== exp/lagoon ==
==> flow/design.v (excerpt) <==
module float_adder(
    input   clk,
    input   rst,
    input   [31:0]  x,
    input   [31:0]  y,
    output  reg [31:0]  z,
    output  reg [1:0]   overflow, 
    output  reg done
);
Size: about 300 flip-flops, ~100 I/O pins, ~22,000 µm² of cells after synthesis.
clock: 5.0 ns
lec_check: 0
cap_margin: 20
core_margin: 2
core_utilization: 40
slew_margin: 20
run.sh (not shown) runs the stock make flow with config.mk's settings and CLKGATE_MAP_FILE=.
Relative to exp/lagoon, the following input files were edited for exp/pepper:
- CORE_UTILIZATION now 62, was 40
- the clock period (ns, I/O delays scaled along) now 4.41, was 5.0
--- outcome ---
exp/lagoon and exp/pepper ended up with nearly the same number of antenna violations at the first check in global routing. From exp/lagoon to exp/pepper the numbers moved as follows: wire length on met3 saw an increase; register-to-register slack went down 0.49 ns; power consumption went up; combinational group power now sits higher. The worst setup slack in exp/pepper sits 0.49 ns below the value recorded for exp/lagoon. Switching power of the nets delta (exp/pepper − exp/lagoon): unfavourable. Changes observed in exp/pepper relative to exp/lagoon: clock skew neither gained nor lost much, final design area excluding fillers lost about 1%.

---

== job 6457 ==
Starting RTL as in the previous note.
## float_adder
module float_adder(
    input   clk,
    input   rst,
    input   [31:0]  x,
    input   [31:0]  y,
    output  reg [31:0]  z,
    output  reg [1:0]   overflow, 
    output  reg done
);
clock: 3.47 ns
lec_check: 0
cap_margin: 20
core_aspect_ratio: 0.91
core_margin: 2
core_utilization: 72
cts_cluster_diameter: 348
cts_cluster_size: 21
place_density_lb_addon: 0.29
slew_margin: 20
Status job 6457: flow complete, layout not clean - negative setup slack
Modified inputs, job 7401 compared to job 6457
- a deleted PLACE_DENSITY_LB_ADDON that had been 0.29
- a change of CORE_UTILIZATION from 72 to 40
- a deleted CTS_CLUSTER_SIZE that had been 21
- an added SETUP_SLACK_MARGIN of 1.15
- a deleted CORE_ASPECT_RATIO that had been 0.91
- a deleted CTS_CLUSTER_DIAMETER that had been 348
- a change of the clock period (ns, I/O delays scaled along) from 3.47 to 4.33
### Flow results
Across job 7401 and job 6457, a clean result was obtained everywhere but in job 6457.
Nothing crashed in job 6457 and all stages finished; the problem is that the final layout failed, the offending checks being negative setup slack.
Summary of job 7401 over job 6457: non-clock buffer count fell by 13, share of total power in sequential cells fell by 7.3 points, core utilization fell by 36 points, setup fix buffers added after clock tree synthesis rose by 69, area added between synthesis and finish rose by 9.2 points.
Compared with job 6457, per-cell via count in the routed design in job 7401 decreased by more than 10%.
Changes observed in job 7401 relative to job 6457: routed wire length shows an increase of 3.4%; fmax shows an increase of about 6%.
Input-level comparison between job 8826 and job 7401:
- a change of CORE_UTILIZATION from 40 to 72
- an added PLACE_DENSITY_LB_ADDON of 0.29
- an added CTS_CLUSTER_DIAMETER of 348
- a deleted SETUP_SLACK_MARGIN that had been 1.15
- a change of the clock period (ns, I/O delays scaled along) from 4.33 to 3.47
Findings:
- Nothing crashed in job 8826 and all stages finished; the problem is that the final layout failed, the offending checks being negative setup slack.
- Job 8826 has share of total power in combinational logic below what job 7401 had.
- Measured against each other, job 8826 and job 7401 differ in fraction of area in registers, the lower figure coming from job 7401.
- Job 8826 vs. job 7401: first-pass detailed-route iteration total increased by 23 relative to the old numbers, setup slack went down.
- Going from job 7401 to job 8826, non-clock buffer count shrank by a few percent.
- | effective utilization at floorplan | lower: job 7401 |
- Diff job 7401 -> job 8826 | cell area after layout | decrease of about 7%
Setup changes, job 8826 to job 262
- a deleted PLACE_DENSITY_LB_ADDON that had been 0.29
- a deleted CTS_CLUSTER_DIAMETER that had been 348
- a change of CORE_UTILIZATION from 72 to 59
- a change of the clock period (ns, I/O delays scaled along) from 3.47 to 4.33
Findings:
Across job 8826 and job 262, a clean result was obtained everywhere but in job 8826.
[job 8826] flow finished | final checks: failed | reasons: negative setup slack
Per the comparison of job 262 with job 8826, number of tap instances now sits higher; clock transition at the registers of the reported paths now sits at about the same level; final total power now sits lower; post-synthesis to final-layout area growth now sits lower.
Per the comparison of job 262 with job 8826, number of levels the H-tree was split into saw an increase, switching part of the total went down 3.3 points, cell count fell about 1.2%, yosys synthesis chip area stayed essentially flat, met1 routed wirelength after detailed routing went up 8.8%.
Sort job 262 and job 8826 by post-placement setup slack desc -> top: job 262
A cell with the largest stage delay on the worst path of sky130_fd_sc_hd__or4b_1 is what job 262 shows, while sky130_fd_sc_hd__nor2_1 belongs to job 8826.
Global-route usage for job 262 is lower than for job 8826.
Changes in job 6882 relative to job 262:
- swapping 59 for 64 in CORE_UTILIZATION
- swapping 4.33 for 3.47 in the clock period (ns, I/O delays scaled along)
### Flow results
From the logs: job 6882 reached the end of the flow and failed the layout checks with negative setup slack. Of job 6882 and job 262, the run reporting the higher global-route track usage on met1 was job 6882. In the reports for job 6882 and job 262, the smaller first-pass GRT wire length belongs to job 262. Job 262 ended up with m_y[1]$_DFFE_PP_ as its timing startpoint of the critical path; job 6882 ended up with out_y[22]$_SDFFCE_PN0P_. On global-route met2 utilization: job 6882 sits above job 262. [job 6882] design area rose 5.9% relative to job 262. | part of the total power dissipated in combinational logic | higher: job 6882 |. Job 262 leaves more setup margin than job 6882.
Input changes introduced in job 7554 (baseline for comparison: job 6882):
- PLACE_DENSITY_LB_ADDON newly set to 0.29
- CTS_CLUSTER_DIAMETER newly set to 348
- CORE_UTILIZATION changed from 64 to 72
- SETUP_SLACK_MARGIN newly set to 0.9
- CTS_CLUSTER_SIZE newly set to 14
--- outcome ---
Job 7554 terminated abnormally: global routing reported GRT-0116.
In terms of post-synthesis cell count, job 7554 and job 6882 differ only marginally.
| initial core utilization | higher: job 7554 |
Against job 6882, floorplan die height in job 7554 fell by a few percent.

---

build 89:
Starting RTL as in the previous note.
make LEC_CHECK=0 CAP_MARGIN=15 CORE_MARGIN=2 CORE_UTILIZATION=40 GPL_TIMING_DRIVEN=0 MAX_ROUTING_LAYER=met4 PLACE_DENSITY_LB_ADDON=0.29 SLEW_MARGIN=20 TNS_END_PERCENT=95 finish   # period 5.0 ns
Build 89: complete, dirty (negative setup slack)
Relative to build 89, the following input files were edited for build 14:
Settings: removing PLACE_DENSITY_LB_ADDON (formerly 0.29); removing MAX_ROUTING_LAYER (formerly met4); changing CORE_UTILIZATION from 40 to 66; changing CAP_MARGIN from 15 to 20; removing GPL_TIMING_DRIVEN (formerly 0); removing TNS_END_PERCENT (formerly 95); changing the clock period (ns, I/O delays scaled along) from 5.0 to 3.45.
Notes after the runs:
Nothing crashed in build 14 and all stages finished; the problem is that the final layout failed, the offending checks being negative setup slack. Cmp build 89 and build 14 / combinational power / higher: build 14. Area overhead of the layout relative to synthesis: build 14 vs build 89 up 9.2 points. Build 14 — total negative slack for setup checks 9.77 ns lower, build 89 as reference. Per the comparison of build 14 with build 89, setup slack now smaller; post-layout period usage of the worst path went up 9.8 points; shortest clock period the worst path allows after layout went down 1.22 ns. From build 89 to build 14 the numbers moved as follows: average vias per placed instance has increased, overall routing resource usage rose by 17 points, largest net degree at the start of global routing rose by about 100%.
Modified inputs, build 38 compared to build 14
Settings: a change of CORE_UTILIZATION from 66 to 57; an added SETUP_SLACK_MARGIN of 0.74; an added CTS_CLUSTER_SIZE of 86; a change of the clock period (ns, I/O delays scaled along) from 3.45 to 2.59.
Stage in which a tool error killed build 38: global routing.
Boundary pin count: build 38 vs build 14 identical
Compared with build 14, in build 38 post-DP HPWL went up; area of the core went up.
Power figures rest on the tool's default switching activity, not on a simulated workload.
